### design.v
module gamma_mem (
    input logic [4:0] iter,
    output logic [15:0] gamma
);
    assign gamma =  (iter == 5'h0) ? 16'h8000 :
                    (iter == 5'h1) ? 16'h4b90 :
                    (iter == 5'h2) ? 16'h27ed :
                    (iter == 5'h3) ? 16'h1444 :
                    (iter == 5'h4) ? 16'h0a2c :
                    (iter == 5'h5) ? 16'h0517 :
                    (iter == 5'h6) ? 16'h028b :
                    (iter == 5'h7) ? 16'h0145 :
                    (iter == 5'h8) ? 16'h00a2 :
                    (iter == 5'h9) ? 16'h0051 :
                    (iter == 5'ha) ? 16'h0028 :
                    (iter == 5'hb) ? 16'h0014 :
                    (iter == 5'hc) ? 16'h000a :
                    (iter == 5'hd) ? 16'h0005 :
                    (iter == 5'he) ? 16'h0002 :
                    (iter == 5'hf) ? 16'h0001 : 
                                     16'h0000;
endmodule
module signed_lte (
    output logic out, 
    input logic [17:0] opA, 
    input logic [17:0] opB
    );
        assign out = opA[17] ? opB[17] ? opA <=  opB  
                                       : 1           
                             : opB[17] ? 0           
                                       : opA <= opB;  
endmodule
module cordic #(
    parameter D_WIDTH = 16,
    parameter Q_BITS  = 13
)(
    input  logic [15:0] theta,
    input  logic in_valid,
    output logic ready,
    output logic out_valid,
    output logic signed [15:0] sin,
    output logic signed [15:0] cos,
    input logic clk,
    input logic rstb
);
    localparam MAX_ITER = 16;
    reg [4:0] iter;
    reg [1:0] state;
    reg signed [17:0] theta_store;
    reg        [1 :0] domain;
    reg signed [17:0] theta_iter;
    reg signed [17:0] vec [1:0];
    wire [15:0] gamma_i;
    wire sigma;
    always @ (posedge clk or negedge rstb) begin
        if (!rstb) begin
            iter <= 0;
            state <= 0;
            vec[0] <= 18'hffff;
            vec[1] <= 18'h0;
            theta_store <= 18'h0;
            theta_iter  <= 18'h0;
            domain      <= 2'b00;
            ready <= 1;
            out_valid <= 0;
            sin <= 16'h0;
            cos <= 16'h0;
        end else begin
            case (state)
                0 : begin  
                        out_valid <= 0;
                        if (in_valid) begin
                            theta_store[15:0]   <=  (theta[15:14] == 2'b00) ? (theta << 2)             :
                                                    (theta[15:14] == 2'b01) ? (16'h7fff - theta) << 2  :
                                                    (theta[15:14] == 2'b10) ? (theta - 16'h7fff) << 2  :
                                                    (theta[15:14] == 2'b11) ? (16'hffff - theta) << 2  :
                                                    0;
                            domain              <= theta[15:14];
                            theta_store[17:16]  <= 0;
                            state               <= 1;
                            out_valid   <= 0;
                            ready       <= 0;
                            sin         <= 16'h0;
                            cos         <= 16'h0;
                        end
                    end
                1 : begin  
                    if (iter == MAX_ITER) begin
                        iter        <= 0;
                        theta_iter  <= 0;
                        cos     <=  (domain == 2'b00) || (domain == 2'b11)          ? 
                                    (vec[0] * 39797) >>> (17 + 15 - Q_BITS)         :
                                    ~((vec[0] * 39797) >>> (17 + 15 - Q_BITS)) + 1  ;
                        sin     <=  (domain == 2'b00) || (domain == 2'b01)          ? 
                                    (vec[1] * 39797) >>> (17 + 15 - Q_BITS)         :
                                    ~((vec[1] * 39797) >>> (17 + 15 - Q_BITS)) + 1  ;
                        vec[0]  <= 18'hffff;
                        vec[1]  <= 18'h0;
                        state       <= 0;
                        out_valid   <= 1;
                        ready       <= 1;
                    end else begin
                        iter        <=  iter + 1;
                        theta_iter  <=  (sigma)  ? 
                                            theta_iter + gamma_i    :
                                            theta_iter - gamma_i;
                        vec[0]      <=  (sigma)  ?
                                        vec[0] - ( (vec[1][17] ? ~(18'h3ffff >> iter) : 18'h0) | vec[1] >> iter)    :
                                        vec[0] + ( (vec[1][17] ? ~(18'h3ffff >> iter) : 18'h0) | vec[1] >> iter);
                        vec[1]      <=  (sigma)  ?
                                        vec[1] + ( (vec[0][17] ? ~(18'h3ffff >> iter) : 18'h0) | vec[0] >> iter)    :
                                        vec[1] - ( (vec[0][17] ? ~(18'h3ffff >> iter) : 18'h0) | vec[0] >> iter);
                    end
                end
                default : begin
                    iter <= 0;
                    state <= 0;
                    vec[0] <= 17'hffff;
                    vec[1] <= 17'h0;
                    theta_store <= 17'h0;
                    theta_iter  <= 17'h0;
                    ready <= 1;
                    out_valid <= 0;
                    sin <= 16'h0;
                    cos <= 16'h0;
                end
            endcase
        end
    end  
    gamma_mem gm0 (.iter(iter), .gamma(gamma_i));
    signed_lte slte0 (.out(sigma), .opA(theta_iter), .opB(theta_store));
endmodule
module mul #(
  parameter D_WIDTH = 19,
  parameter Q_BITS = 15
) (
  input logic clk,
  input logic signed [D_WIDTH-1:0] a, b,
  output logic signed [D_WIDTH-1:0] out
  );
logic signed [2*D_WIDTH-1:0] multiply;
assign multiply = a * b;
assign out = multiply >>> Q_BITS;
endmodule
module matmul_stage #(
  parameter D_WIDTH = 19,
  parameter Q_BITS = 15
) (
  input logic clk, rstb,
  input logic signed [D_WIDTH-1:0] a_in, b_in, c_in, d_in, e_in, f_in,
  input logic start,
  output logic signed [D_WIDTH-1:0] alpha, beta,
  output logic done
);
enum logic [2:0] {IDLE, MATH0, MATH1, MATH2, MATH3, MATH4, FINISH} state, next_state;
logic signed [D_WIDTH-1:0] a_pass, b_pass, out_pass;   
logic signed [D_WIDTH-1:0] a, a_c, b, b_c, c, c_c, d, d_c, e, e_c, f, f_c;   
logic signed [D_WIDTH-1:0] mult1, mult1_c, mult2, mult2_c;
logic signed [D_WIDTH-1:0] out1, out1_c, out2, out2_c;
mul #(
  .D_WIDTH(D_WIDTH),
  .Q_BITS(Q_BITS)
) mul_inst (
  .clk(clk),
  .a(a_pass),
  .b(b_pass),
  .out(out_pass)
);
always_ff @(posedge clk or negedge rstb) begin
  if (!rstb) begin
    a <= 0;
    b <= 0;
    c <= 0;
    d <= 0; 
    e <= 0;
    f <= 0;
    state <= IDLE;
    mult1 <= 0;
    mult2 <= 0;
    out1  <= 0;
    out2  <= 0;
  end else begin
    a <= a_c;
    b <= b_c;
    c <= c_c;
    d <= d_c;
    e <= e_c;
    f <= f_c;
    state <= next_state;
    mult1 <= mult1_c;
    mult2 <= mult2_c;
    out1  <= out1_c;
    out2  <= out2_c;
  end
end
always_comb begin
  a_c = a;
  b_c = b;
  c_c = c;
  d_c = d;
  e_c = e;
  f_c = f;
  next_state = state;
  mult1_c    = mult1;
  mult2_c    = mult2;
  out1_c     = out1;
  out2_c     = out2;
  a_pass = 0;
  b_pass = 0;
  alpha = 0;
  beta  = 0;
  done  = 0;
  case(state)
    IDLE: begin
      if(start) begin
        a_c = a_in;
        b_c = b_in;
        c_c = c_in;
        d_c = d_in;
        e_c = e_in;
        f_c = f_in;
        next_state = MATH0;
      end
    end
    MATH0: begin
      a_pass     = a;
      b_pass     = e;
      mult1_c    = out_pass;
      next_state = MATH1;
    end
    MATH1: begin
      a_pass     = b;
      b_pass     = f;
      mult2_c    = out_pass;
      next_state = MATH2;
    end
    MATH2: begin
      a_pass     = c;
      b_pass     = e;
      mult1_c    = out_pass;
      out1_c     = mult1 + mult2;
      next_state = MATH3;
    end
    MATH3: begin
      a_pass     = d;
      b_pass     = f;
      mult2_c    = out_pass;
      next_state = MATH4;
    end
    MATH4: begin
      out2_c     = mult1 + mult2;
      next_state = FINISH;
    end
    FINISH: begin
      alpha      = out1;
      beta       = out2;
      done       = 1;
      next_state = IDLE;
    end
  endcase;
end
endmodule
module matmul #(
  parameter D_WIDTH = 19,
  parameter Q_BITS = 15
) (
  input logic clk, rstb,
  input logic signed [D_WIDTH-1:0] a_in, b_in, sin_in, cos_in,
  input logic start,
  input logic [1:0] op_in,
  output logic signed [D_WIDTH-1:0] a_out, b_out,
  output logic done
);
localparam logic signed [D_WIDTH-1:0] one_div_sqrt_3 = 0.5773502692 * (2**Q_BITS);
localparam logic signed [D_WIDTH-1:0] two_div_sqrt_3 = 1.1547005384 * (2**Q_BITS);
localparam logic signed [D_WIDTH-1:0] neg_one_div_2 = -0.5 * (2**Q_BITS);
localparam logic signed [D_WIDTH-1:0] sqrt_3_div_2 = 0.8660254038 * (2**Q_BITS);
localparam logic signed [D_WIDTH-1:0] one_quantized = 1 * (2**Q_BITS);
logic signed [D_WIDTH-1:0] a_pass, b_pass, c_pass, d_pass, e_pass, f_pass;
logic signed [D_WIDTH-1:0] alpha_pass, beta_pass;
logic start_pass, done_pass;
logic signed [D_WIDTH-1:0] a, a_c, b, b_c, sin, sin_c, cos, cos_c;
logic [1:0] op, op_c;
enum logic [1:0] {IDLE, SET, WAIT} state, next_state;
matmul_stage #(
  .D_WIDTH(D_WIDTH),
  .Q_BITS(Q_BITS)
) matmul_stage_inst(
  .clk(clk),
  .rstb(rstb),
  .a_in(a_pass),
  .b_in(b_pass),
  .c_in(c_pass),
  .d_in(d_pass),
  .e_in(e_pass),
  .f_in(f_pass),
  .start(start_pass),
  .alpha(alpha_pass),
  .beta(beta_pass),
  .done(done_pass)
);
always_ff @(posedge clk or negedge rstb) begin
  if (!rstb) begin
    a     <= 0;
    b     <= 0;
    sin   <= 0;
    cos   <= 0;
    op    <= 0;
    state <= IDLE;
  end else begin
    a     <= a_c;
    b     <= b_c;
    sin   <= sin_c;
    cos   <= cos_c;
    op    <= op_c;
    state <= next_state;
  end
end
always_comb begin
  a_c   = a;
  b_c   = b;
  sin_c = sin;
  cos_c = cos;
  op_c  = op;
  next_state = state;
  start_pass = 0;
  a_pass = 0;
  b_pass = 0;
  c_pass = 0;
  d_pass = 0;
  e_pass = 0;
  f_pass = 0;
  done = 0;
  a_out = 0;
  b_out = 0;
  case(state)
    IDLE: begin
      if (start) begin
        a_c = a_in;
        b_c = b_in;
        sin_c = sin_in;
        cos_c = cos_in;
        op_c = op_in;
        next_state = SET;
      end
    end
    SET: begin
      start_pass = 1;
      next_state = WAIT;
      if(op[1]) begin  
        a_pass = cos;
        d_pass = cos;
        e_pass = a;
        f_pass = b;
        if(op[0]) begin  
          b_pass = -sin;
          c_pass = sin; 
        end else begin   
          b_pass = sin;
          c_pass = -sin;
        end
      end else begin   
        a_pass = one_quantized;
        b_pass = 0;
        e_pass = a;
        f_pass = b;
        if(op[0]) begin  
          c_pass = neg_one_div_2;
          d_pass = sqrt_3_div_2;
        end else begin  
          c_pass = one_div_sqrt_3;
          d_pass = two_div_sqrt_3;
        end
      end
    end
    WAIT: begin
      if (done_pass) begin
        a_out = alpha_pass;
        b_out = beta_pass;
        done  = 1;
        next_state = IDLE;
      end
    end
  endcase
end
endmodule
module mult #(
    parameter D_WIDTH = 16,
    parameter Q_BITS  = 13
) (
    input signed [D_WIDTH-1:0] a,
    input signed [D_WIDTH-1:0] b,
    output signed [D_WIDTH-1:0] out
);
    wire signed [2*D_WIDTH-1:0] out_full;
    assign out_full = a * b;
    assign out = out_full[D_WIDTH+Q_BITS-1 : Q_BITS];
endmodule
module pid #(
    parameter D_WIDTH = 16,
    parameter Q_BITS = 13
) (
    input logic                         clk,
    input logic                         rstb,
    input logic                         clear,
    input logic                         iterate_enable,
    input logic signed  [D_WIDTH-1:0]   kp,
    input logic signed  [D_WIDTH-1:0]   ki,
    input logic signed  [D_WIDTH-1:0]   target,
    input logic signed  [D_WIDTH-1:0]   measurement,
    output logic signed [D_WIDTH-1:0]   out,   
    output logic                        out_valid
);
    reg signed  [D_WIDTH-1:0]   mult_a, mult_b;
    wire signed [D_WIDTH-1:0]   mult_out;
    reg         [3:0]           state;
    reg signed  [D_WIDTH-1:0]   curr_error, prev_error;
    reg signed  [D_WIDTH-1:0]   curr_int,   prev_int;    
    always @ (posedge clk or negedge rstb) begin
        if (!rstb) begin
            state       <= 0;
            out         <= 0;
            out_valid   <= 0;
            curr_error  <= 0;
            curr_int    <= 0;
            prev_error  <= 0;
            prev_int    <= 0;
            mult_a      <= 0;
            mult_b      <= 0;
        end else if (clear) begin
            state       <= 0;
            out         <= 0;
            out_valid   <= 0;
            curr_error  <= 0;
            curr_int    <= 0;
            prev_error  <= 0;
            prev_int    <= 0;
            mult_a      <= 0;
            mult_b      <= 0;
        end else begin
            case (state)
                0 : begin  
                    out_valid <= 0;
                    if (iterate_enable) 
                        state <= 1;
                end
                1 : begin  
                    curr_error  <= target - measurement;  
                    mult_a      <= kp;
                    mult_b      <= target - measurement;
                    state <= 2;
                end
                2 : begin  
                    out         <= mult_out;  
                    curr_int    <= curr_error + prev_error;  
                    prev_error  <= curr_error;  
                    mult_a      <= ki;
                    mult_b      <= curr_error + prev_error;
                    state       <= 3;
                end
                3 : begin  
                    curr_int <= mult_out;  
                    state   <= 4;
                end
                4 : begin  
                    curr_int <= curr_int + prev_int;  
                    state   <= 5;
                end
                5 : begin  
                    prev_int    <= curr_int;  
                    out         <= out + curr_int;  
                    out_valid   <= 1;
                    state       <= 0;
                end
                default : begin  
                    state       <= 0;
                    out         <= 0;
                    out_valid   <= 0;
                    curr_error  <= 0;
                    curr_int    <= 0;
                    prev_error  <= 0;
                    prev_int    <= 0;
                    mult_a      <= 0;
                    mult_b      <= 0;
                end                
            endcase
        end
    end
    mult #(
        .D_WIDTH    (D_WIDTH),
        .Q_BITS     (Q_BITS)
    ) mult0 (
        .a      (mult_a),
        .b      (mult_b),
        .out    (mult_out)
    );
endmodule
module v_to_t #(
    parameter D_WIDTH = 16,
    parameter Q_BITS = 13
)(
    input logic [D_WIDTH - 1 : 0] v,
    input logic [D_WIDTH - 1 : 0] top,
    output logic [D_WIDTH - 1 : 0] t
);
    wire [    D_WIDTH - 1 : 0] diff;
    wire [2 * D_WIDTH - 1 : 0] t_long;
    assign diff = ({1'b0, {(D_WIDTH - 1){1'b1}}} - v);
    assign t_long = top * diff;
    assign t = t_long[2 * D_WIDTH - 1 : D_WIDTH];
endmodule
module svm #(
    parameter D_WIDTH = 16,
    parameter Q_BITS = 13
)(
    output logic pwmA, 
    output logic pwmB, 
    output logic pwmC, 
    output logic halt,
    input  logic [D_WIDTH - 1 : 0] vA, 
    input  logic [D_WIDTH - 1 : 0] vB, 
    input  logic [D_WIDTH - 1 : 0] vC, 
    input  logic [D_WIDTH - 1 : 0] periodTop,
    input  logic in_valid,
    output logic out_valid,
    input  logic clk, 
    input  logic rstb
);
    reg [2:0] state;
    reg [D_WIDTH - 1 : 0] counter;
    reg [D_WIDTH - 1 : 0] delta;
    reg rising, calc_ready;
    reg [D_WIDTH - 1 : 0] vA_store, vB_store, vC_store;
    reg [D_WIDTH - 1 : 0] tA, tB, tC;
    wire [D_WIDTH - 1 : 0] v_pass, t_pass;
    wire pwmA_c, pwmB_c, pwmC_c;
    assign v_pass = (state == 1) ? vA :
                    (state == 2) ? vB :
                    (state == 3) ? vC :
                    0;
    assign pwmA_c = calc_ready & (counter >= tA);
    assign pwmB_c = calc_ready & (counter >= tB);
    assign pwmC_c = calc_ready & (counter >= tC);
    assign halt = counter == 0;
    always @ (posedge clk or negedge rstb) begin
        if (!rstb) begin
            counter   <= 0;
            delta     <= 1;
            rising    <= 1;
            out_valid <= 0;
            state     <= 0;
            tA      <= 0;
            tB      <= 0;
            tC      <= 0;
            vA_store <= 0;
            vB_store <= 0;
            vC_store <= 0;
            pwmA    <= 0;
            pwmB    <= 0;
            pwmC    <= 0;
            calc_ready <= 0;
        end else begin
            case (state)
                0 : begin
                    out_valid <= 0;
                    if (in_valid) begin
                        state <= 1;
                        delta <= 1;
                        vA_store <= vA;
                        vB_store <= vB;
                        vC_store <= vC;
                    end
                end
                1 : begin
                    tA <= t_pass;
                    state <= 2;
                end
                2 : begin
                    tB <= t_pass;
                    state <= 3;
                end
                3 : begin
                    tC <= t_pass;
                    state <= 4;
                    calc_ready <= 1;
                end
                4 : begin
                    if (!rising & counter == 1) begin
                        counter     <= 0;
                        state       <= 0;
                        out_valid   <= 1;
                        calc_ready  <= 0;
                        pwmA    <= 0;
                        pwmB    <= 0;
                        pwmC    <= 0;
                    end
                    pwmA    <= pwmA_c;
                    pwmB    <= pwmB_c;
                    pwmC    <= pwmC_c;
                    counter <= counter + delta;
                    delta <=    rising ?    (counter == periodTop - 1)  ? ~delta + 1 : delta     
                                :
                                            (counter == 1)              ? ~delta + 1 : delta;    
                    rising <=   rising ?    (counter == periodTop - 1)  ? ~rising : rising     
                                :
                                            (counter == 1)              ? ~rising : rising;    
                end
                default : begin
                    counter   <= 0;
                    delta     <= 1;
                    rising    <= 1;
                    out_valid <= 0;
                    state     <= 0;
                    tA      <= 0;
                    tB      <= 0;
                    tC      <= 0;
                    vA_store <= 0;
                    vB_store <= 0;
                    vC_store <= 0;
                    pwmA    <= 0;
                    pwmB    <= 0;
                    pwmC    <= 0;
                    calc_ready <= 0;
                end
            endcase
        end
    end
    v_to_t #(
        .D_WIDTH (D_WIDTH)
    ) v2t0 (
        .v   (v_pass),
        .top (periodTop),
        .t   (t_pass)
    );
endmodule
module top #(
    parameter D_WIDTH = 16,
    parameter Q_BITS  = 13
)(
  input logic [D_WIDTH - 1 : 0] angle_in,
  input logic signed [D_WIDTH - 1 : 0] currA_in,
  input logic signed [D_WIDTH - 1 : 0] currB_in,
  input logic signed [D_WIDTH - 1 : 0] currC_in,
  input logic signed [D_WIDTH - 1 : 0] currT_in,
  input logic        [D_WIDTH - 1 : 0] periodTop,
  output logic pwmA_out,
  output logic pwmB_out,
  output logic pwmC_out,
  input logic signed [D_WIDTH - 1 : 0]  kpd, kpq,
  input logic signed [D_WIDTH - 1 : 0]  kid, kiq,
  input logic clear_pid,
  input  logic clk,
  input  logic rstb,
  input  logic valid,
  output logic ready
);
  reg [         15 : 0] angle_r;
  reg [D_WIDTH - 1 : 0] currA_r;
  reg [D_WIDTH - 1 : 0] currB_r;
  reg [D_WIDTH - 1 : 0] currC_r;
  reg [D_WIDTH - 1 : 0] currT_r;
  reg [         15 : 0] periodTop_r;
  reg [4:0]             state;
  reg  [D_WIDTH - 1 : 0] a_in_matmul;
  reg  [D_WIDTH - 1 : 0] b_in_matmul;
  reg  [1:0]             op_in_matmul;
  wire [D_WIDTH - 1 : 0] a_out_matmul;
  wire [D_WIDTH - 1 : 0] b_out_matmul;
  reg [D_WIDTH - 1 : 0] c_out_calc;
  reg [D_WIDTH - 1 : 0] park_d_r, park_q_r;
  reg [D_WIDTH - 1 : 0] va_r, vb_r;
  wire    cordic_out_valid;
  wire    matmul_out_valid;
  wire    pid_d_out_valid;
  wire    pid_q_out_valid;
  wire    svm_out_valid;
  reg     cordic_done;
  reg     clarke_done;
  reg     pid_d_done;
  reg     pid_q_done;
  wire    [         15 : 0] sin, cos;
  wire    [D_WIDTH - 1 : 0] pid_d_out, pid_q_out;
  reg     start_cordic;
  reg     start_matmul;
  reg     start_PID;
  reg     start_svm;
  always @(posedge clk or negedge rstb) begin
    if (!rstb) begin
      angle_r       <= 0;
      currA_r       <= 0;
      currB_r       <= 0;
      currC_r       <= 0;
      currT_r       <= 0;
      periodTop_r   <= 0;
      state         <= 0;
      ready         <= 1;
      start_cordic  <= 0;
      start_matmul  <= 0;
      start_PID     <= 0;
      start_svm     <= 0;
      clarke_done   <= 0;
      cordic_done   <= 0;
      pid_d_done    <= 0;
      pid_q_done    <= 0;
      a_in_matmul   <= 0;
      b_in_matmul   <= 0;
      op_in_matmul  <= 0;
      c_out_calc    <= 0;
      park_d_r      <= 0;
      park_q_r      <= 0;
      va_r          <= 0;
      vb_r          <= 0;
    end else begin
      case (state)
        0 : begin  
          if (valid) begin
            angle_r     <= angle_in;
            currA_r     <= currA_in;
            currB_r     <= currB_in;
            currC_r     <= currC_in;
            currT_r     <= currT_in;
            periodTop_r <= periodTop[15:0];
            state <= 1;
            ready <= 0;
            op_in_matmul  <= 0;
            a_in_matmul   <= currA_in;
            b_in_matmul   <= currB_in;
            start_cordic  <= 1;
            start_matmul  <= 1;
          end
        end
        1 : begin  
          start_cordic  <= 0;
          start_matmul  <= 0;
          if  ((clarke_done      && cordic_out_valid) || 
               (cordic_done      && matmul_out_valid) || 
               (matmul_out_valid && cordic_out_valid)) begin
            clarke_done <= 0;
            cordic_done <= 0;
            op_in_matmul  <= 2;
            a_in_matmul   <= a_out_matmul;
            b_in_matmul   <= b_out_matmul;
            start_matmul <= 1;
            state <= 2;
          end else begin
            clarke_done <= matmul_out_valid ? 1 : clarke_done;
            cordic_done <= cordic_out_valid ? 1 : cordic_done;
          end
        end
        2 : begin  
          start_matmul <= 0;
          if (matmul_out_valid) begin
            park_d_r  <= a_out_matmul;
            park_q_r  <= b_out_matmul;
            start_PID <= 1;
            state <= 3;
          end
        end
        3 : begin  
          start_PID <= 0;
          if (pid_d_out_valid) begin
            op_in_matmul  <= 3;
            a_in_matmul   <= pid_d_out;
            b_in_matmul   <= pid_q_out;
            start_matmul <= 1;
            state <= 4;
          end
        end
        4 : begin  
          start_matmul  <= 0;
          if (matmul_out_valid) begin
            op_in_matmul  <= 1;
            a_in_matmul   <= a_out_matmul;
            b_in_matmul   <= b_out_matmul;
            start_matmul <= 1;
            state <= 5;
          end
        end
        5 : begin  
          start_matmul  <= 0;
          if (matmul_out_valid) begin
            c_out_calc <= - a_out_matmul - b_out_matmul;
            va_r       <= a_out_matmul;
            vb_r       <= b_out_matmul;
            start_svm <= 1;
            state <= 6;
          end
        end
        6 : begin  
          start_svm <= 0;
          if (svm_out_valid) begin
            state <= 0;
            ready <= 1;
          end
        end
        default : begin  
          angle_r       <= 0;
          currA_r       <= 0;
          currB_r       <= 0;
          currC_r       <= 0;
          currT_r       <= 0;
          periodTop_r   <= 0;
          state         <= 0;
          ready         <= 1;
          start_cordic  <= 0;
          start_matmul  <= 0;
          start_PID     <= 0;
          start_svm     <= 0;
          clarke_done   <= 0;
          cordic_done   <= 0;
          a_in_matmul   <= 0;
          b_in_matmul   <= 0;
          op_in_matmul  <= 0;
          c_out_calc    <= 0;
        end
      endcase
    end
  end
    matmul #(
    .D_WIDTH  (D_WIDTH),
    .Q_BITS   (Q_BITS)
  ) matmul0 (
    .clk     (clk),
    .rstb    (rstb),
    .a_in    (a_in_matmul),
    .b_in    (b_in_matmul),
    .sin_in  (sin),
    .cos_in  (cos),
    .start   (start_matmul),
    .op_in   (op_in_matmul),
    .a_out   (a_out_matmul),
    .b_out   (b_out_matmul),
    .done    (matmul_out_valid)
  );
  svm #(
    .D_WIDTH    (D_WIDTH),
    .Q_BITS     (Q_BITS)
  ) svm0 (
    .pwmA       (pwmA_out), 
    .pwmB       (pwmB_out), 
    .pwmC       (pwmC_out), 
    .halt       (),
    .vA         (va_r), 
    .vB         (vb_r), 
    .vC         (c_out_calc), 
    .periodTop  (periodTop_r),
    .in_valid   (start_svm),
    .out_valid  (svm_out_valid),
    .clk        (clk), 
    .rstb       (rstb)
  );
  cordic #(
    .D_WIDTH  (D_WIDTH),
    .Q_BITS   (Q_BITS)
  ) cordic0 (
    .theta      (angle_r),
    .in_valid   (start_cordic),
    .ready      (),
    .out_valid  (cordic_out_valid),
    .sin        (sin),
    .cos        (cos),
    .clk        (clk),
    .rstb       (rstb)
  );
  pid #(
    .D_WIDTH    (D_WIDTH),
    .Q_BITS     (Q_BITS)
  ) pid_d (
    .clk            (clk),
    .rstb           (rstb),
    .clear          (clear_pid),
    .iterate_enable (start_PID),
    .kp             (kpd),
    .ki             (kid),
    .target         (16'b0),
    .measurement    (park_d_r),
    .out            (pid_d_out),
    .out_valid      (pid_d_out_valid)        
  );
  pid #(
    .D_WIDTH    (D_WIDTH),
    .Q_BITS     (Q_BITS)
  ) pid_q (
    .clk            (clk),
    .rstb           (rstb),
    .clear          (clear_pid),
    .iterate_enable (start_PID),
    .kp             (kpq),
    .ki             (kiq),
    .target         (currT_r),
    .measurement    (park_q_r),
    .out            (pid_q_out),
    .out_valid      (pid_q_out_valid)        
  );
endmodule
### run.sh
#!/bin/bash
# the make line also repeats each setting of config.mk as NAME=value (left out here)
make -C /OpenROAD-flow-scripts/flow DESIGN_CONFIG=/design/flow/config.mk WORK_HOME=/design/flow/orfs CLKGATE_MAP_FILE= finish
### config.mk
export PLATFORM = sky130hd
export DESIGN_NAME = top
export DESIGN_NICKNAME = top
export VERILOG_FILES = /design/flow/design.v
export SDC_FILE = /design/flow/constraint.sdc
export NUM_CORES = 4
export LEC_CHECK = 0
export ABC_AREA = 0
export CAP_MARGIN = 20
export CELL_PAD_IN_SITES_GLOBAL_PLACEMENT = 3
export CORE_ASPECT_RATIO = 0.66
export CORE_MARGIN = 8
export CORE_UTILIZATION = 40
export CTS_CLUSTER_SIZE = 93
export GPL_ROUTABILITY_DRIVEN = 0
export GPL_TIMING_DRIVEN = 0
export HOLD_SLACK_MARGIN = 0.04
export MAX_ROUTING_LAYER = met4
export PLACE_DENSITY_LB_ADDON = 0.24
export SLEW_MARGIN = 20
export TNS_END_PERCENT = 45
### constraint.sdc
create_clock -name core_clock -period 10.0 [get_ports {clk}]
set_input_delay 2.0000 -clock core_clock [delete_from_list [all_inputs] [get_ports {clk}]]
set_output_delay 2.0000 -clock core_clock [all_outputs]
set_load 0.01 [all_outputs]
==> results.yml, run 1 <==
# synthesis and place-and-route metrics
worst_setup_path:
  crit_end: "svm0.tC[14]$_DFFE_PN0N_"
  critPathSlowestCell: "o21ai_2"
  r2r_start: "svm0.state[3]$_DFF_PN0_"
  critPathLaunch: "svm0.state[3]$_DFF_PN0_"
  cp-end-kind: "register"
  worst_path_most_repeated_cell: "fa_1"
  path_delay_family: "adder cells"
  cp.depth: 26
  path_max_fanout: 10
  r2r_cells: 26
  crit_path_start_kind: "register"
  critPathBufInv: 7
  cp.required_ns: 10.54
  worst_ep_arrival_time_ns: 10.12
  rr_endpoint: "svm0.tC[14]$_DFFE_PN0N_"
  timing.reg2reg.setup_slack_ns: 0.43
  path_class: "reg -> reg"
  max_stage_delay_ns: 0.82
yosys:
  syn_area_sq_um: 94580
  floorplan.nets: 12530
  ys_top_cells_by_count: "1722 x inv_1, 1564 x nand2_1, 1188 x fa_1"
  yosysTopAreaCellShare_pct: 25.15
  yosysMostFrequentCell: "inv_1"
  simple_gate_area_share_pct: 13.88
  yosysCellCount: 10290
  ys_sh_xor_pct: 3.982
  ys_seq_share_pct: 22.42
  synth_adder_area_share_pct: 36.96
  edf_count: 0
  synthDistinctLibCells: 90
  yosys.area.top_type: "fa_1"
  async_reset_ff_share_pct: 100.0
  syn_inst: 10290
  ys_sh_aoi_pct: 11.38
  yosys_area_sq_um: 94580
  avgSynthCellArea_sq_um: 9.192
  top_cells_by_area: "fa_1 25%, dfrtp_1 22%, ha_1 12%, inv_1 6.8%, nand2_1 6.2%"
  synth_warnings: 11
  ys.flop_type: "dfrtp_1"
  synth_flop_count: 846
  ys_top_logic_family: "adder cells"
  synthMuxAreaShare_pct: 2.744
outcome:
  outcome: "timing/DRC/antenna clean"
die:
  die_h_um: 411.0
  num_io_pins: 168
  coreArea_sq_um: 235900
  std_cell_rows: 145
  initial_core_util_pct: 40.10
  die-area_sq_um: 252600
  fp.dieW_um: 614.5
sta:
  relSlewSlack_pct: 18.90
  tns_ns: 0
  fin_ws_ns: 0.4257
  skew_ns: 0.05143
  rsz0062_at_grt: "false"
  holdWs_ns: 0.3725
  final_hold_viol_count: 0
  tightest_slew_ns: 1.217
  fin_crit_sh_pct: 95.74
  setup_viol: 0
  drv_slew: 0
  max_freq_mhz: 104.4
  fin_crit_ns: 9.574
clocking:
  h-tree-depth: 3
  cts_tree: "yes"
  clk_pin_slew_worst_paths_ns: 0.07
  cts_hold_buf: 0
  cts_buffer_depth: 3
  cts.sinks: 846
  numCtsBuffers: 95
  clkLatencyLatePin_ns: 0.73
  postCtsSetupBuffers: 0
  ctsRootBufferMaster: "clkbuf_16"
pwr:
  peakVddDrop_uv: 121.6
  pg_seq_mw: 3.42
  pwr_density_cell_nw_per_um2: 73.52
  power_frac_clock_pct: 49.0
  p_sw_share_pct: 25.58
  switchingPower_mw: 1.951
  comb-power_uw: 467
  intPower_mw: 5.675
  comb_power_share_pct: 6.1
  p_clk_mw: 3.74
  p_seq_share_pct: 44.9
  power_leader: "the clock network"
  p_leak_nw: 50.73
detailed_routing:
  ant_nets: 0
  wirelength_mm: 320.4
  drc: 0
  wl_per_cell_um: 23.22
  drt-initial-drc-count: 6971
  num_vias: 73810
  routed_via_density: 5.348
  first_pass_iters: 8
placement:
  dp.cells: 13620
  pre_cts_ws_ns: 0.007725
  dpl.hpwl_mm: 263.3
  numPortBuffers: 151
global_route:
  busiest_layer: "met1"
  grt_max_degree: 141
  grt_pass1_wl_mm: 489.1
  grt_usage_pct: 26.06
  grt_pass1_vias: 74900
  globalRouteMet2Util_pct: 37.09
  use_met1_pct: 39.64
  antenna_found_initial: 12
  met3_usage_pct: 3.841
  overflow: 0
min_path:
  min_path_type: "reg -> reg"
  hold_path_end: "matmul0.matmul_stage_inst.state[1]$_DFF_PN0_"
  worstHoldStart: "matmul0.matmul_stage_inst.state[6]$_DFF_PN0_"
  min_path_cells: 0
cells_and_area:
  areaGrowthSynthToFinish_pct: 9.672
  fin_nets: 12800
  final_util_pct: 43.98
  final_cells: 13800
flow_run:
  cap_violations: 0
  warnings: 78
-- final cells by class --
class	instances	area [sq um]
Inverter	1729	6490
Fill cell	23370	132100
Sequential cell	846	21200
Clock inverter	46	531.8
Timing Repair Buffer	173	1832
Tap cell	3160	3954
Multi-Input combinational cell	7274	65330
Antenna cell	2	5.005
Buffer	439	1678
Clock buffer	132	2706
-- routing by layer --
metal | share of wire, % | routed length, um
met5 | 0 | 0
met4 | 2.0 | 6258
met2 | 41 | 132600
met1 | 50 | 160500
met3 | 6.6 | 21100
-- through the flow --
step           area [sq um]  total power, mW
6_report             103700            7.626
2_1_floorplan         94580            3.708
5_1_grt              103700            7.914
4_1_cts              103700            7.728
3_5_place_dp         100400            3.963
3_3_place_gp         100000            3.964
-- repair_timing --
action	CTS	global route
pin swaps	0	0
gates cloned	0	0
resized	1	9
endpoints found under the setup margin	1	16
==> run 2, diff against run 1 <==
- ABC_AREA: 0 -> unset
- CAP_MARGIN: 20 -> 5
- CELL_PAD_IN_SITES_GLOBAL_PLACEMENT: 3 -> unset
- CORE_ASPECT_RATIO: 0.66 -> 0.94
- CORE_MARGIN: 8 -> 2
- CORE_UTILIZATION: 40 -> 72
- CTS_CLUSTER_DIAMETER: unset -> 64
- CTS_CLUSTER_SIZE: 93 -> 38
- GPL_ROUTABILITY_DRIVEN: 0 -> unset
- GPL_TIMING_DRIVEN: 0 -> unset
- HOLD_SLACK_MARGIN: 0.04 -> 0.05
- MAX_ROUTING_LAYER: met4 -> unset
- PLACE_DENSITY: unset -> 0.91
- PLACE_DENSITY_LB_ADDON: 0.24 -> unset
- SETUP_SLACK_MARGIN: unset -> 1.65
- TNS_END_PERCENT: 45 -> unset
- clock period: 10.0 -> 6.51 ns (I/O delays scaled with it)
==> results.yml, run 2 <==
# implementation run metrics
clocking:
  numCtsBuffers: 75
  ctsRootBufferMaster: "clkbuf_16"
  cts.sinks: 846
  h-tree-depth: 3
  cts_buffer_depth: 3
yosys:
  synthMuxAreaShare_pct: 2.744
  synthDistinctLibCells: 90
  ys_sh_aoi_pct: 11.38
  simple_gate_area_share_pct: 13.88
  ys_sh_xor_pct: 3.982
  async_reset_ff_share_pct: 100.0
  synth_flop_count: 846
  synth_adder_area_share_pct: 36.96
  ys_top_cells_by_count: "1722 x inv_1, 1564 x nand2_1, 1188 x fa_1"
  yosys_area_sq_um: 94580
  yosysCellCount: 10290
  ys_top_logic_family: "adder cells"
  ys_seq_share_pct: 22.42
  yosys.area.top_type: "fa_1"
  edf_count: 0
  syn_inst: 10290
  yosysTopAreaCellShare_pct: 25.15
  syn_area_sq_um: 94580
  avgSynthCellArea_sq_um: 9.192
  ys.flop_type: "dfrtp_1"
  top_cells_by_area: "fa_1 25%, dfrtp_1 22%, ha_1 12%, inv_1 6.8%, nand2_1 6.2%"
  synth_warnings: 11
  floorplan.nets: 12530
  yosysMostFrequentCell: "inv_1"
placement:
  dp.cells: 12350
  globalplace.congestion: 1.031
  dpl.hpwl_mm: 222.0
  numPortBuffers: 151
die:
  fp.dieW_um: 377.8
  die-area_sq_um: 134300
  initial_core_util_pct: 72.73
  die_h_um: 355.4
  num_io_pins: 168
  coreArea_sq_um: 130000
  std_cell_rows: 128
outcome:
  outcome: "did not finish"
  haltStage: "5_1_grt"
  firstError: "[ERROR GRT-0229] Vertical edge usage exceeds the maximum allowed. (21, 17) usage=65535 limit=2200"
run 2: through the flow:
stage          area, sq um  power, mW  hold slack (ns)  worst slack, ns  setup TNS [ns]
2_1_floorplan        96140      5.727           0.3685          -0.4031          -4.027
3_3_place_gp        102600      6.123           0.4407          -0.5772          -15.34
3_5_place_dp        102600      6.143           0.4484          -0.6919          -26.99
4_1_cts             108800      11.25           0.4744          -0.5775          -16.75
run 2: repair_timing:
item                       4_1_cts
setup endpoints to repair      208
setup buffers                  141
cloned                           6
gates resized                  483
hold buffers                     0
pin swaps                      244
==> run 3, diff against run 2 <==
- CAP_MARGIN: 5 -> 20
- CELL_PAD_IN_SITES_DETAIL_PLACEMENT: unset -> 1
- CORE_ASPECT_RATIO: 0.94 -> 1.83
- CORE_UTILIZATION: 72 -> 40
- CTS_CLUSTER_DIAMETER: 64 -> 56
- CTS_CLUSTER_SIZE: 38 -> unset
- GPL_ROUTABILITY_DRIVEN: unset -> 1
- GPL_TIMING_DRIVEN: unset -> 1
- HOLD_SLACK_MARGIN: 0.05 -> unset
- MAX_ROUTING_LAYER: unset -> met4
- PLACE_DENSITY: 0.91 -> 0.6
- SETUP_SLACK_MARGIN: 1.65 -> 0.8
- SLEW_MARGIN: 20 -> 0
- TNS_END_PERCENT: unset -> 85
- clock period: 6.51 -> 6.52 ns (I/O delays scaled with it)
==> results.yml, run 3 <==
# synthesis and place-and-route metrics
outcome:
  outcome: "failed layout checks"
  checkFailReasons: "negative setup slack"
sta:
  rsz0062_at_grt: "true"
  tns_ns: -30.14
  relSlewSlack_pct: 14.17
  max_freq_mhz: 139.0
  fin_crit_ns: 7.195
  tightest_slew_ns: 1.283
  holdWs_ns: 0.4645
  drv_slew: 0
  final_hold_viol_count: 0
  skew_ns: 0.1000
  fin_crit_sh_pct: 110.3
  fin_ws_ns: -0.6747
  setup_viol: 88
yosys:
  simple_gate_area_share_pct: 13.88
  ys_sh_aoi_pct: 11.38
  yosysCellCount: 10290
  avgSynthCellArea_sq_um: 9.192
  syn_inst: 10290
  synth_warnings: 11
  ys.flop_type: "dfrtp_1"
  synth_flop_count: 846
  yosys_area_sq_um: 94580
  floorplan.nets: 12530
  ys_top_cells_by_count: "1722 x inv_1, 1564 x nand2_1, 1188 x fa_1"
  ys_seq_share_pct: 22.42
  yosysMostFrequentCell: "inv_1"
  edf_count: 0
  ys_top_logic_family: "adder cells"
  yosysTopAreaCellShare_pct: 25.15
  yosys.area.top_type: "fa_1"
  synthDistinctLibCells: 90
  synth_adder_area_share_pct: 36.96
  synthMuxAreaShare_pct: 2.744
  ys_sh_xor_pct: 3.982
  syn_area_sq_um: 94580
  top_cells_by_area: "fa_1 25%, dfrtp_1 22%, ha_1 12%, inv_1 6.8%, nand2_1 6.2%"
  async_reset_ff_share_pct: 100.0
clocking:
  cts.sinks: 846
  cts_hold_buf: 0
  cts_buffer_depth: 3
  cts_tree: "yes"
  numCtsBuffers: 96
  clk_pin_slew_worst_paths_ns: 0.06
  h-tree-depth: 3
  clkLatencyLatePin_ns: 0.77
  ctsRootBufferMaster: "clkbuf_16"
worst_setup_path:
  r2r_start: "svm0.state[2]$_DFF_PN0_"
  cp.depth: 27
  max_stage_delay_ns: 0.58
  r2r_cells: 27
  worst_ep_arrival_time_ns: 7.80
  rr_endpoint: "svm0.tA[14]$_DFFE_PN0N_"
  critPathSlowestCell: "fa_1"
  path_class: "reg -> reg"
  timing.reg2reg.setup_slack_ns: -0.67
  cp.required_ns: 7.12
  critPathBufInv: 5
  crit_end: "svm0.tA[14]$_DFFE_PN0N_"
  crit_path_start_kind: "register"
  path_max_fanout: 7
  path_delay_family: "adder cells"
  critPathLaunch: "svm0.state[2]$_DFF_PN0_"
  worst_path_most_repeated_cell: "fa_1"
  cp-end-kind: "register"
placement:
  dpl.hpwl_mm: 259.6
  globalplace.congestion: 0.9667
  numPortBuffers: 151
  dp.cells: 13760
cells_and_area:
  register_area_sq_um: 21280
  fillers: 26460
  final_util_pct: 48.32
  areaGrowthSynthToFinish_pct: 20.15
  comb_area_sq_um: 68820
  fin_nets: 13290
  final_cells: 14170
die:
  initial_core_util_pct: 40.21
  std_cell_rows: 241
  die_h_um: 661.8
  num_io_pins: 168
  die-area_sq_um: 240500
  fp.dieW_um: 363.5
  coreArea_sq_um: 235200
min_path:
  hold_path_end: "matmul0.state[0]$_DFF_PN1_"
  min_path_type: "reg -> reg"
  worstHoldStart: "start_matmul$_DFFE_PN0P_"
  min_path_cells: 1
pwr:
  p_leak_nw: 55.79
  p_clk_mw: 5.92
  p_seq_share_pct: 43.4
  peakVddDrop_uv: 188.8
  comb-power_uw: 944
  pg_seq_mw: 5.26
  p_sw_share_pct: 25.99
  switchingPower_mw: 3.150
  comb_power_share_pct: 7.8
  power_frac_clock_pct: 48.8
  intPower_mw: 8.969
  power_leader: "the clock network"
  pwr_density_cell_nw_per_um2: 106.6
global_route:
  grt_pass1_vias: 90890
  grt_max_degree: 167
  grt_pass1_wl_mm: 506.8
  overflow: 0
  antenna_found_initial: 7
  grt_usage_pct: 27.90
detailed_routing:
  routed_via_density: 5.566
  ant_nets: 0
  wirelength_mm: 334.1
  wl_per_cell_um: 23.59
  first_pass_iters: 8
  num_vias: 78850
  drt-initial-drc-count: 3991
  drc: 0
flow_run:
  cap_violations: 0
  warnings: 74
[run 3: timing repair]
| item | 4_1_cts | 5_1_grt |
|---|---|---|
| setup endpoints to repair | 184 | 197 |
| buffers inserted | 100 | 112 |
| pin swaps | 216 | 278 |
| gates cloned | 4 | 4 |
| gates resized | 333 | 417 |
[run 3: through the flow]
stage / setup slack (ns) / instance area [sq um] / total power, mW
5_1_grt: -0.8165 / 113600 / 12.49
3_3_place_gp: -0.8326 / 105200 / 6.167
3_5_place_dp: -0.9935 / 105200 / 6.191
6_report: -0.6747 / 113600 / 12.12
2_1_floorplan: -0.3931 / 96130 / 5.718
4_1_cts: -0.5840 / 110900 / 12.16
[run 3: area by class of cell]
class | count | share of cell area (%)
antenna | 3 | 0.006606
sequential | 846 | 18.73
inverter | 1729 | 5.724
tap | 3037 | 3.344
clock buffer | 128 | 2.369
timing repair buffer | 1095 | 8.646
clock inverter | 52 | 0.6221
multi-input combinational | 7275 | 60.56
[run 3: per-layer routing]
layer / GRT usage (%) / part of all wire (%)
met1: 26.62 / 33
met5: - / 0
met2: 52.66 / 55
met4: 18.57 / 8.4
met3: 2.685 / 3.7
==> run 4, diff against run 3 <==
- CAP_MARGIN: 20 -> 5
- CELL_PAD_IN_SITES_DETAIL_PLACEMENT: 1 -> unset
- CORE_ASPECT_RATIO: 1.83 -> 0.94
- CORE_UTILIZATION: 40 -> 72
- CTS_CLUSTER_DIAMETER: 56 -> 64
- CTS_CLUSTER_SIZE: unset -> 81
- GPL_ROUTABILITY_DRIVEN: 1 -> unset
- GPL_TIMING_DRIVEN: 1 -> unset
- HOLD_SLACK_MARGIN: unset -> 0.05
- PLACE_DENSITY: 0.6 -> 0.36
- SETUP_SLACK_MARGIN: 0.8 -> 1.65
- SLEW_MARGIN: 0 -> 20
- TNS_END_PERCENT: 85 -> unset
- clock period: 6.52 -> 6.51 ns (I/O delays scaled with it)
==> results.yml, run 4 <==
# synthesis and place-and-route metrics
detailed_routing:
  num_vias: 79190
  ant_nets: 0
  drt-initial-drc-count: 8646
  wirelength_mm: 278.1
  drc: 0
  first_pass_iters: 9
  wl_per_cell_um: 21.88
  routed_via_density: 6.232
worst_setup_path:
  path_class: "reg -> reg"
  critPathSlowestCell: "fa_1"
  cp-end-kind: "register"
  worst_ep_arrival_time_ns: 7.70
  path_max_fanout: 13
  timing.reg2reg.setup_slack_ns: -0.55
  cp.required_ns: 7.15
  crit_path_start_kind: "register"
  critPathBufInv: 10
  worst_path_most_repeated_cell: "fa_1"
  path_delay_family: "adder cells"
  critPathLaunch: "svm0.state[2]$_DFF_PN0_"
  r2r_cells: 30
  r2r_start: "svm0.state[2]$_DFF_PN0_"
  cp.depth: 30
  max_stage_delay_ns: 0.53
  rr_endpoint: "svm0.tC[8]$_DFFE_PN0N_"
  crit_end: "svm0.tC[8]$_DFFE_PN0N_"
pwr:
  pg_seq_mw: 5.26
  p_leak_nw: 54.70
  p_sw_share_pct: 27.61
  intPower_mw: 8.116
  power_frac_clock_pct: 44.9
  comb-power_uw: 923
  switchingPower_mw: 3.096
  p_clk_mw: 5.03
  comb_power_share_pct: 8.2
  pwr_density_cell_nw_per_um2: 101.7
  p_seq_share_pct: 46.9
  power_leader: "sequential cells"
  peakVddDrop_uv: 223.2
yosys:
  simple_gate_area_share_pct: 13.88
  syn_inst: 10290
  ys_seq_share_pct: 22.42
  ys_sh_aoi_pct: 11.38
  syn_area_sq_um: 94580
  avgSynthCellArea_sq_um: 9.192
  edf_count: 0
  ys_top_logic_family: "adder cells"
  synth_warnings: 11
  ys_top_cells_by_count: "1722 x inv_1, 1564 x nand2_1, 1188 x fa_1"
  synthMuxAreaShare_pct: 2.744
  floorplan.nets: 12530
  ys.flop_type: "dfrtp_1"
  synthDistinctLibCells: 90
  synth_flop_count: 846
  yosysMostFrequentCell: "inv_1"
  yosysTopAreaCellShare_pct: 25.15
  synth_adder_area_share_pct: 36.96
  yosys_area_sq_um: 94580
  yosysCellCount: 10290
  async_reset_ff_share_pct: 100.0
  top_cells_by_area: "fa_1 25%, dfrtp_1 22%, ha_1 12%, inv_1 6.8%, nand2_1 6.2%"
  ys_sh_xor_pct: 3.982
  yosys.area.top_type: "fa_1"
die:
  fp.dieW_um: 377.8
  std_cell_rows: 128
  die-area_sq_um: 134300
  initial_core_util_pct: 72.73
  num_io_pins: 168
  die_h_um: 355.4
  coreArea_sq_um: 130000
outcome:
  checkFailReasons: "negative setup slack"
  outcome: "failed layout checks"
sta:
  final_hold_viol_count: 0
  relSlewSlack_pct: 17.97
  tightest_slew_ns: 1.225
  setup_viol: 87
  rsz0062_at_grt: "true"
  fin_crit_ns: 7.063
  skew_ns: 0.05658
  fin_ws_ns: -0.5532
  drv_slew: 0
  fin_crit_sh_pct: 108.5
  max_freq_mhz: 141.6
flow_run:
  warnings: 80
  cap_violations: 0
placement:
  dpl_cell_area_sq_um: 102200
  globalplace.congestion: 0.9978
  dpl.hpwl_mm: 200.7
  numPortBuffers: 151
min_path:
  min_path_type: "reg -> reg"
  min_path_cells: 2
  hold_path_end: "matmul0.matmul_stage_inst.f[2]$_DFFE_PN0P_"
  worstHoldStart: "matmul0.b[2]$_DFFE_PN0P_"
global_route:
  grt_pass1_vias: 82150
  grt_max_degree: 153
  grt_usage_pct: 42.05
  grt_pass1_wl_mm: 431.9
  antenna_found_initial: 3
  overflow: 0
cells_and_area:
  final_util_pct: 84.78
  areaGrowthSynthToFinish_pct: 16.58
  fin_nets: 13140
  fillers: 7198
  finalInstanceArea_sq_um: 110300
clocking:
  clkLatencyLatePin_ns: 0.74
  clk_pin_slew_worst_paths_ns: 0.10
  cts_tree: "yes"
  cts.sinks: 846
  numCtsBuffers: 72
  h-tree-depth: 3
  cts_buffer_depth: 3
  ctsRootBufferMaster: "clkbuf_16"
==> run 4: area by class of cell <==
| class | count | area [sq um] | share of cell area (%) |
|---|---|---|---|
| Multi-Input combinational cell | 7274 | 68880 | 62.48 |
| Sequential cell | 846 | 21300 | 19.31 |
| Timing Repair Buffer | 969 | 8621 | 7.819 |
| Inverter | 1729 | 6501 | 5.896 |
| Tap cell | 1755 | 2196 | 1.992 |
| Clock buffer | 77 | 1883 | 1.708 |
| Clock inverter | 55 | 869.6 | 0.7887 |
| Antenna cell | 3 | 7.507 | 0.006809 |
==> run 4: metrics by stage <==
| stage | power [mW] | std cells | TNS [ns] | worst slack (ns) | hold WS, ns |
|---|---|---|---|---|---|
| floorplan | 5.727 | 10290 | -4.027 | -0.4031 | 0.3685 |
| global placement | 6.105 | 12310 | -16.79 | -0.6735 | 0.4463 |
| detailed placement | 6.123 | 12310 | -20.70 | -0.7501 | 0.4499 |
| CTS | 11.15 | 12580 | -14.33 | -0.5427 | 0.4666 |
| global route | 11.54 | 12710 | -46.90 | -0.8511 | 0.5038 |
| finish | 11.21 | 12710 | -22.56 | -0.5532 | 0.4684 |
==> run 4: routing by layer <==
| layer | vias to the layer above | part of all wire, % | track usage (%) |
|---|---|---|---|
| li1 | 34430 | - | - |
| met1 | 39110 | 37 | 52.21 |
| met2 | 4412 | 48 | 66.65 |
| met3 | 1241 | 9.1 | 7.587 |
| met4 | 0 | 6.5 | 21.18 |
| met5 | - | 0 | - |
==> run 4: what timing repair did <==
action                                  CTS  global route
cloned                                    3             1
pin swaps                               284           244
endpoints found under the hold margin     0             0
gates resized                           396           358
hold buffers                              0             0
buffers inserted                        138           121
endpoints found under the setup margin  207           214
==> run 5, diff against run 4 <==
- ABC_AREA: unset -> 1
- CAP_MARGIN: 5 -> 20
- CELL_PAD_IN_SITES_DETAIL_PLACEMENT: unset -> 0
- CORE_ASPECT_RATIO: 0.94 -> 1.04
- CTS_CLUSTER_DIAMETER: 64 -> unset
- CTS_CLUSTER_SIZE: 81 -> unset
- HOLD_SLACK_MARGIN: 0.05 -> unset
- MAX_ROUTING_LAYER: met4 -> met5
- MIN_ROUTING_LAYER: unset -> met1
- PLACE_DENSITY: 0.36 -> unset
- SETUP_SLACK_MARGIN: 1.65 -> -0.48
- clock period: 6.51 -> 5.0 ns (I/O delays scaled with it)
==> results.yml, run 5 <==
# implementation run metrics
placement:
  pre_cts_ws_ns: -1.335
  dpl_cell_area_sq_um: 113200
  globalplace.congestion: 1.112
  numPortBuffers: 151
  dp.cells: 15850
  dpl.hpwl_mm: 265.8
yosys:
  yosysCellCount: 13130
  synthDistinctLibCells: 77
  yosys.area.top_type: "fa_1"
  async_reset_ff_share_pct: 100.0
  yosys_area_sq_um: 101000
  yosysMostFrequentCell: "nand2_1"
  ys_top_cells_by_count: "3044 x nand2_1, 2670 x inv_1, 1188 x fa_1"
  ys_sh_xor_pct: 1.656
  top_cells_by_area: "fa_1 24%, dfrtp_1 20%, nand2_1 11%, ha_1 11%, inv_1 9.9%"
  floorplan.nets: 15380
  ys_top_logic_family: "adder cells"
  yosysTopAreaCellShare_pct: 23.55
  edf_count: 0
  ys.flop_type: "dfrtp_1"
  synth_warnings: 11
  ys_sh_aoi_pct: 11.09
  syn_area_sq_um: 101000
  synth_flop_count: 846
  avgSynthCellArea_sq_um: 7.692
  synthMuxAreaShare_pct: 0.01115
  syn_inst: 13130
  ys_seq_share_pct: 20.99
  simple_gate_area_share_pct: 19.78
  synth_adder_area_share_pct: 34.61
die:
  coreArea_sq_um: 139600
  std_cell_rows: 140
  die-area_sq_um: 143300
  num_io_pins: 168
  die_h_um: 386.0
  initial_core_util_pct: 72.34
  fp.dieW_um: 371.3
global_route:
  overflow: 515
  grt_usage_pct: 72.45
clocking:
  ctsRootBufferMaster: "clkbuf_16"
  cts_buffer_depth: 3
  cts.sinks: 846
  h-tree-depth: 3
  numCtsBuffers: 97
outcome:
  outcome: "did not finish"
  haltStage: "5_1_grt"
  firstError: "[ERROR GRT-0232] Routing congestion too high. Check the congestion heatmap in the GUI."
[run 5: metrics by stage]
step | hold slack (ns) | setup TNS (ns)
CTS | 0.3200 | -150.52
detailed placement | 0.4469 | -179.23
global placement | 0.4261 | -155.09
floorplan | 0.3745 | -76.92
[run 5: what timing repair did]
item	in CTS
setup endpoints to repair	174
gates resized	543
hold buffers	0
gates cloned	9
buffers inserted	112
pin swaps	231
[run 5: routing by layer]
metal / track usage, % / GRT overflow
met1: 72.92 / 46
met2: 91.91 / 278
met3: 53.88 / 48
met4: 69.43 / 135
met5: 28.61 / 8
==> run 6, diff against run 5 <==
- CAP_MARGIN: 20 -> 10
- SETUP_SLACK_MARGIN: -0.48 -> 1.11
- clock period: 5.0 -> 7.5 ns (I/O delays scaled with it)
==> results.yml, run 6 <==
# synthesis and place-and-route metrics
worst_setup_path:
  worst_path_most_repeated_cell: "fa_1"
  path_max_fanout: 8
  cp-end-kind: "register"
  max_stage_delay_ns: 0.55
  worst_ep_arrival_time_ns: 7.13
  cp.required_ns: 8.09
  crit_end: "matmul0.matmul_stage_inst.mult2[8]$_DFFE_PN0N_"
  cp.depth: 26
  path_delay_family: "adder cells"
  path_class: "reg -> reg"
  crit_path_start_kind: "register"
  critPathSlowestCell: "fa_1"
  critPathBufInv: 8
  r2r_cells: 26
  critPathLaunch: "matmul0.matmul_stage_inst.state[6]$_DFF_PN0_"
  r2r_start: "matmul0.matmul_stage_inst.state[6]$_DFF_PN0_"
  timing.reg2reg.setup_slack_ns: 0.96
  rr_endpoint: "matmul0.matmul_stage_inst.mult2[8]$_DFFE_PN0N_"
detailed_routing:
  wirelength_mm: 319.4
  num_vias: 92840
  drc: 0
  wl_per_cell_um: 20.93
  ant_nets: 0
  routed_via_density: 6.084
  first_pass_iters: 9
  drt-initial-drc-count: 9810
placement:
  numPortBuffers: 151
  pre_cts_ws_ns: 0.3995
  globalplace.congestion: 1.012
  dpl.hpwl_mm: 237.5
yosys:
  yosysCellCount: 13130
  ys_sh_xor_pct: 1.656
  syn_inst: 13130
  synth_adder_area_share_pct: 34.61
  top_cells_by_area: "fa_1 24%, dfrtp_1 20%, nand2_1 11%, ha_1 11%, inv_1 9.9%"
  ys.flop_type: "dfrtp_1"
  ys_seq_share_pct: 20.99
  edf_count: 0
  simple_gate_area_share_pct: 19.78
  synthDistinctLibCells: 77
  synth_flop_count: 846
  syn_area_sq_um: 101000
  async_reset_ff_share_pct: 100.0
  yosys_area_sq_um: 101000
  synth_warnings: 11
  ys_sh_aoi_pct: 11.09
  avgSynthCellArea_sq_um: 7.692
  yosysMostFrequentCell: "nand2_1"
  floorplan.nets: 15380
  ys_top_cells_by_count: "3044 x nand2_1, 2670 x inv_1, 1188 x fa_1"
  yosysTopAreaCellShare_pct: 23.55
  ys_top_logic_family: "adder cells"
  yosys.area.top_type: "fa_1"
  synthMuxAreaShare_pct: 0.01115
cells_and_area:
  final_util_pct: 79.87
  fin_nets: 15560
  fillers: 9242
  areaGrowthSynthToFinish_pct: 10.40
sta:
  tightest_slew_ns: 1.141
  tns_ns: 0
  setup_viol: 0
  skew_ns: 0.04846
  fin_crit_sh_pct: 87.16
  rsz0062_at_grt: "true"
  max_freq_mhz: 153.0
  fin_crit_ns: 6.537
  fin_ws_ns: 0.9633
  holdWs_ns: 0.4680
  final_hold_viol_count: 0
  relSlewSlack_pct: 23.92
  drv_slew: 0
die:
  die_h_um: 386.0
  coreArea_sq_um: 139600
  num_io_pins: 168
  fp.dieW_um: 371.3
  std_cell_rows: 140
  initial_core_util_pct: 72.34
  die-area_sq_um: 143300
pwr:
  comb_power_share_pct: 51.8
  pg_seq_mw: 4.60
  peakVddDrop_uv: 1149
  p_seq_share_pct: 22.9
  p_leak_nw: 59.15
  p_total_mw: 20.12
  p_clk_mw: 5.10
  switchingPower_mw: 8.758
  power_frac_clock_pct: 25.3
  p_sw_share_pct: 43.52
  intPower_mw: 11.37
  comb-power_mw: 10.4
  power_leader: "combinational cells"
  pwr_density_cell_nw_per_um2: 180.5
clocking:
  numCtsBuffers: 95
  ctsRootBufferMaster: "clkbuf_16"
  cts_hold_buf: 0
  cts.sinks: 846
  clkLatencyLatePin_ns: 0.73
  cts_tree: "yes"
  h-tree-depth: 3
  clk_pin_slew_worst_paths_ns: 0.06
  cts_buffer_depth: 3
outcome:
  outcome: "timing/DRC/antenna clean"
global_route:
  grt_pass1_wl_mm: 488.9
  overflow: 0
  grt_pass1_vias: 93270
  antenna_found_initial: 17
  grt_usage_pct: 43.61
  grt_max_degree: 186
min_path:
  min_path_cells: 2
  hold_path_end: "matmul0.sin[3]$_DFFE_PN0P_"
  min_path_type: "reg -> reg"
  worstHoldStart: "cordic0.sin[3]$_DFFE_PN0P_"
flow_run:
  cap_violations: 0
  warnings: 82
## run 6: through the flow
step                std cells  instance area [sq um]
finish                  15260                 111500
global route            15260                 111500
CTS                     15090                 108800
detailed placement      14870                 104600
global placement        14870                 104600
floorplan               13130                 101000
## run 6: timing repair
| item | in CTS | in global routing |
|---|---|---|
| buffers inserted | 33 | 148 |
| endpoints found under the setup margin | 116 | 148 |
| pin swaps | 7 | 107 |
| gates cloned | 3 | 7 |
| resized | 145 | 371 |
## run 6: final cells by class
type | count | area (sq um) | share of cell area, %
multi-input cells | 9132 | 69240 | 62.10
flip-flops and latches | 846 | 21370 | 19.16
inverters | 2725 | 10320 | 9.254
well taps | 1846 | 2310 | 2.071
clock buffers | 119 | 2619 | 2.349
repair buffers | 514 | 4831 | 4.332
diodes | 17 | 42.54 | 0.03815
clock inverters | 61 | 767.0 | 0.6879
repair inverters | 1 | 7.507 | 0.006733
## run 6: routing by layer
layer,GRT usage (%),wire length (um),up-vias
met4,28.67,26950,6
met5,0,41,-
li1,-,-,41240
met3,8.946,32870,1529
met2,70.76,147500,5437
met1,53.01,112000,44630
==> run 7, diff against run 6 <==
- CAP_MARGIN: 10 -> 20
- CELL_PAD_IN_SITES_DETAIL_PLACEMENT: 0 -> unset
- CORE_ASPECT_RATIO: 1.04 -> unset
- CTS_CLUSTER_DIAMETER: unset -> 373
- CTS_CLUSTER_SIZE: unset -> 97
- MAX_ROUTING_LAYER: met5 -> unset
- MIN_ROUTING_LAYER: met1 -> unset
- PLACE_DENSITY: unset -> 0.38
- SETUP_SLACK_MARGIN: 1.11 -> 0.81
- clock period: 7.5 -> 3.58 ns (I/O delays scaled with it)
==> results.yml, run 7 <==
# implementation run metrics
global_route:
  overflow: 216
  grt_usage_pct: 68.00
clocking:
  ctsRootBufferMaster: "clkbuf_16"
  cts_buffer_depth: 3
  cts.sinks: 846
  numCtsBuffers: 12
  h-tree-depth: 1
placement:
  pre_cts_ws_ns: -2.679
  globalplace.congestion: 1.060
  dpl_cell_area_sq_um: 118400
  dpl.hpwl_mm: 280.9
  numPortBuffers: 151
  dp.cells: 16260
yosys:
  floorplan.nets: 15380
  synth_flop_count: 846
  yosysMostFrequentCell: "nand2_1"
  ys_sh_xor_pct: 1.656
  edf_count: 0
  simple_gate_area_share_pct: 19.78
  yosys.area.top_type: "fa_1"
  yosysTopAreaCellShare_pct: 23.55
  synth_warnings: 11
  async_reset_ff_share_pct: 100.0
  top_cells_by_area: "fa_1 24%, dfrtp_1 20%, nand2_1 11%, ha_1 11%, inv_1 9.9%"
  syn_area_sq_um: 101000
  synthMuxAreaShare_pct: 0.01115
  avgSynthCellArea_sq_um: 7.692
  synth_adder_area_share_pct: 34.61
  ys_seq_share_pct: 20.99
  ys.flop_type: "dfrtp_1"
  ys_sh_aoi_pct: 11.09
  ys_top_logic_family: "adder cells"
  synthDistinctLibCells: 77
  ys_top_cells_by_count: "3044 x nand2_1, 2670 x inv_1, 1188 x fa_1"
  yosys_area_sq_um: 101000
  syn_inst: 13130
  yosysCellCount: 13130
die:
  coreArea_sq_um: 139400
  num_io_pins: 168
  die_h_um: 378.5
  std_cell_rows: 137
  die-area_sq_um: 143300
  initial_core_util_pct: 72.47
  fp.dieW_um: 378.5
outcome:
  firstError: "[ERROR GRT-0116] Global routing finished with congestion. Check the congestion regions in the DRC Viewer."
  outcome: "did not finish"
  haltStage: "5_1_grt"
## run 7: metrics by stage
step           utilization [%]  hold WS, ns  setup TNS [ns]
4_1_cts                  88.75       0.4517         -412.61
2_1_floorplan                -       0.3745         -314.99
3_3_place_gp             84.94       0.4536         -403.70
3_5_place_dp             84.95       0.4561         -440.35
## run 7: repair_timing
action                                 CTS
resized                                849
setup endpoints to repair              277
endpoints found under the hold margin    7
pin swaps                              409
hold buffers                             1
setup buffers                          207
gates cloned                             5
## run 7: routing by layer
| layer | GRT overflow | GRT usage, % |
|---|---|---|
| met4 | 97 | 56.83 |
| met2 | 108 | 87.21 |
| met1 | 3 | 71.61 |
| met5 | 0 | 30.94 |
| met3 | 8 | 49.06 |
==> run 8, diff against run 7 <==
- ABC_AREA: 1 -> 0
- CTS_CLUSTER_DIAMETER: 373 -> 357
- CTS_CLUSTER_SIZE: 97 -> 10
- PLACE_DENSITY: 0.38 -> 0.6
- SETUP_SLACK_MARGIN: 0.81 -> 1.6
- TNS_END_PERCENT: unset -> 10
- clock period: 3.58 -> 5.44 ns (I/O delays scaled with it)
==> results.yml, run 8 <==
# synthesis and place-and-route metrics
cells_and_area:
  areaGrowthSynthToFinish_pct: 16.91
  final_cells: 12920
  final_util_pct: 85.07
  fin_nets: 13360
sta:
  final_hold_viol_count: 0
  tightest_slew_ns: 1.123
  fin_ws_ns: -1.777
  holdWs_ns: 0.4244
  drv_slew: 0
  rsz0062_at_grt: "true"
  tns_ns: -181.78
  fin_crit_ns: 7.217
  skew_ns: 0.04865
  relSlewSlack_pct: 24.86
  max_freq_mhz: 138.6
  setup_viol: 176
  fin_crit_sh_pct: 132.7
pwr:
  peakVddDrop_uv: 260.5
  comb_power_share_pct: 7.8
  p_sw_share_pct: 25.43
  switchingPower_mw: 3.421
  pg_seq_mw: 6.30
  p_leak_nw: 55.65
  p_total_mw: 13.45
  power_leader: "sequential cells"
  pwr_density_cell_nw_per_um2: 121.7
  power_frac_clock_pct: 45.4
  intPower_mw: 10.03
  p_clk_mw: 6.11
  comb-power_mw: 1.04
  p_seq_share_pct: 46.8
outcome:
  checkFailReasons: "negative setup slack"
  outcome: "failed layout checks"
worst_setup_path:
  cp-end-kind: "register"
  critPathLaunch: "svm0.state[2]$_DFF_PN0_"
  path_delay_family: "adder cells"
  crit_end: "svm0.tC[12]$_DFFE_PN0N_"
  cp.required_ns: 6.05
  path_max_fanout: 11
  max_stage_delay_ns: 0.55
  cp.depth: 29
  path_class: "reg -> reg"
  worst_path_most_repeated_cell: "fa_1"
  worst_ep_arrival_time_ns: 7.83
  timing.reg2reg.setup_slack_ns: -1.78
  critPathBufInv: 9
  crit_path_start_kind: "register"
  critPathSlowestCell: "fa_1"
  r2r_start: "svm0.state[2]$_DFF_PN0_"
  r2r_cells: 29
  rr_endpoint: "svm0.tC[12]$_DFFE_PN0N_"
flow_run:
  cap_violations: 0
  warnings: 80
detailed_routing:
  dr_wl_met2_mm: 134.3
  routed_via_density: 6.139
  wl_met3_mm: 23.20
  num_vias: 79320
  wl_met1_mm: 100.7
  ant_nets: 0
  first_pass_iters: 9
  drt-initial-drc-count: 7539
  drc: 0
  wirelength_mm: 275.6
  wl_per_cell_um: 21.33
  routed.top_layer: "met5"
yosys:
  synth_adder_area_share_pct: 36.96
  yosysMostFrequentCell: "inv_1"
  yosys.area.top_type: "fa_1"
  top_cells_by_area: "fa_1 25%, dfrtp_1 22%, ha_1 12%, inv_1 6.8%, nand2_1 6.2%"
  ys_top_logic_family: "adder cells"
  simple_gate_area_share_pct: 13.88
  floorplan.nets: 12530
  yosys_area_sq_um: 94580
  syn_inst: 10290
  synthMuxAreaShare_pct: 2.744
  ys_top_cells_by_count: "1722 x inv_1, 1564 x nand2_1, 1188 x fa_1"
  synthDistinctLibCells: 90
  synth_flop_count: 846
  yosysCellCount: 10290
  ys.flop_type: "dfrtp_1"
  synth_warnings: 11
  avgSynthCellArea_sq_um: 9.192
  ys_sh_xor_pct: 3.982
  syn_area_sq_um: 94580
  ys_sh_aoi_pct: 11.38
  edf_count: 0
  yosysTopAreaCellShare_pct: 25.15
  ys_seq_share_pct: 22.42
  async_reset_ff_share_pct: 100.0
clocking:
  cts.sinks: 846
  clk_pin_slew_worst_paths_ns: 0.08
  cts_hold_buf: 0
  numCtsBuffers: 94
  clkLatencyLatePin_ns: 0.74
  cts_tree: "yes"
  h-tree-depth: 3
  ctsRootBufferMaster: "clkbuf_16"
  cts_buffer_depth: 3
global_route:
  antenna_found_initial: 4
  grt_max_degree: 124
  overflow: 0
  grt_usage_pct: 40.89
  grt_pass1_vias: 84270
  grt_pass1_wl_mm: 438.0
die:
  std_cell_rows: 132
  coreArea_sq_um: 130000
  die_h_um: 366.4
  die-area_sq_um: 134300
  initial_core_util_pct: 72.76
  fp.dieW_um: 366.4
  num_io_pins: 168
min_path:
  min_path_type: "in -> async"
placement:
  dp.cells: 12720
  numPortBuffers: 151
  globalplace.congestion: 0.9847
  dpl.hpwl_mm: 209.1
run 8: what timing repair did:
| action | in CTS | in global routing |
|---|---|---|
| resized | 380 | 312 |
| pin swaps | 214 | 226 |
| gates cloned | 1 | 0 |
| endpoints found under the setup margin | 238 | 243 |
| buffers inserted | 19 | 20 |
run 8: metal layers:
metal	global-route usage [%]	up-vias
met5	0	-
met4	21.02	2
met3	7.314	1121
met2	69.00	3881
met1	50.63	39470
li1	-	34850
run 8: cell type report:
cell class                      count  area (sq um)
Antenna cell                        4         10.01
Clock buffer                      153          2595
Clock inverter                      5         126.4
Fill cell                        7169         19410
Inverter                         1729          6496
Multi-Input combinational cell   7274         68060
Sequential cell                   846         21240
Tap cell                         1742          2180
Timing Repair Buffer             1168          9862
run 8: through the flow:
stage	setup WS (ns)	area, sq um
2_1_floorplan	-1.474	95010
3_3_place_gp	-2.121	104700
3_5_place_dp	-2.192	104700
4_1_cts	-1.512	109000
5_1_grt	-1.991	110600
6_report	-1.777	110600
Power figures rest on the tool's default switching activity, not on a simulated workload.
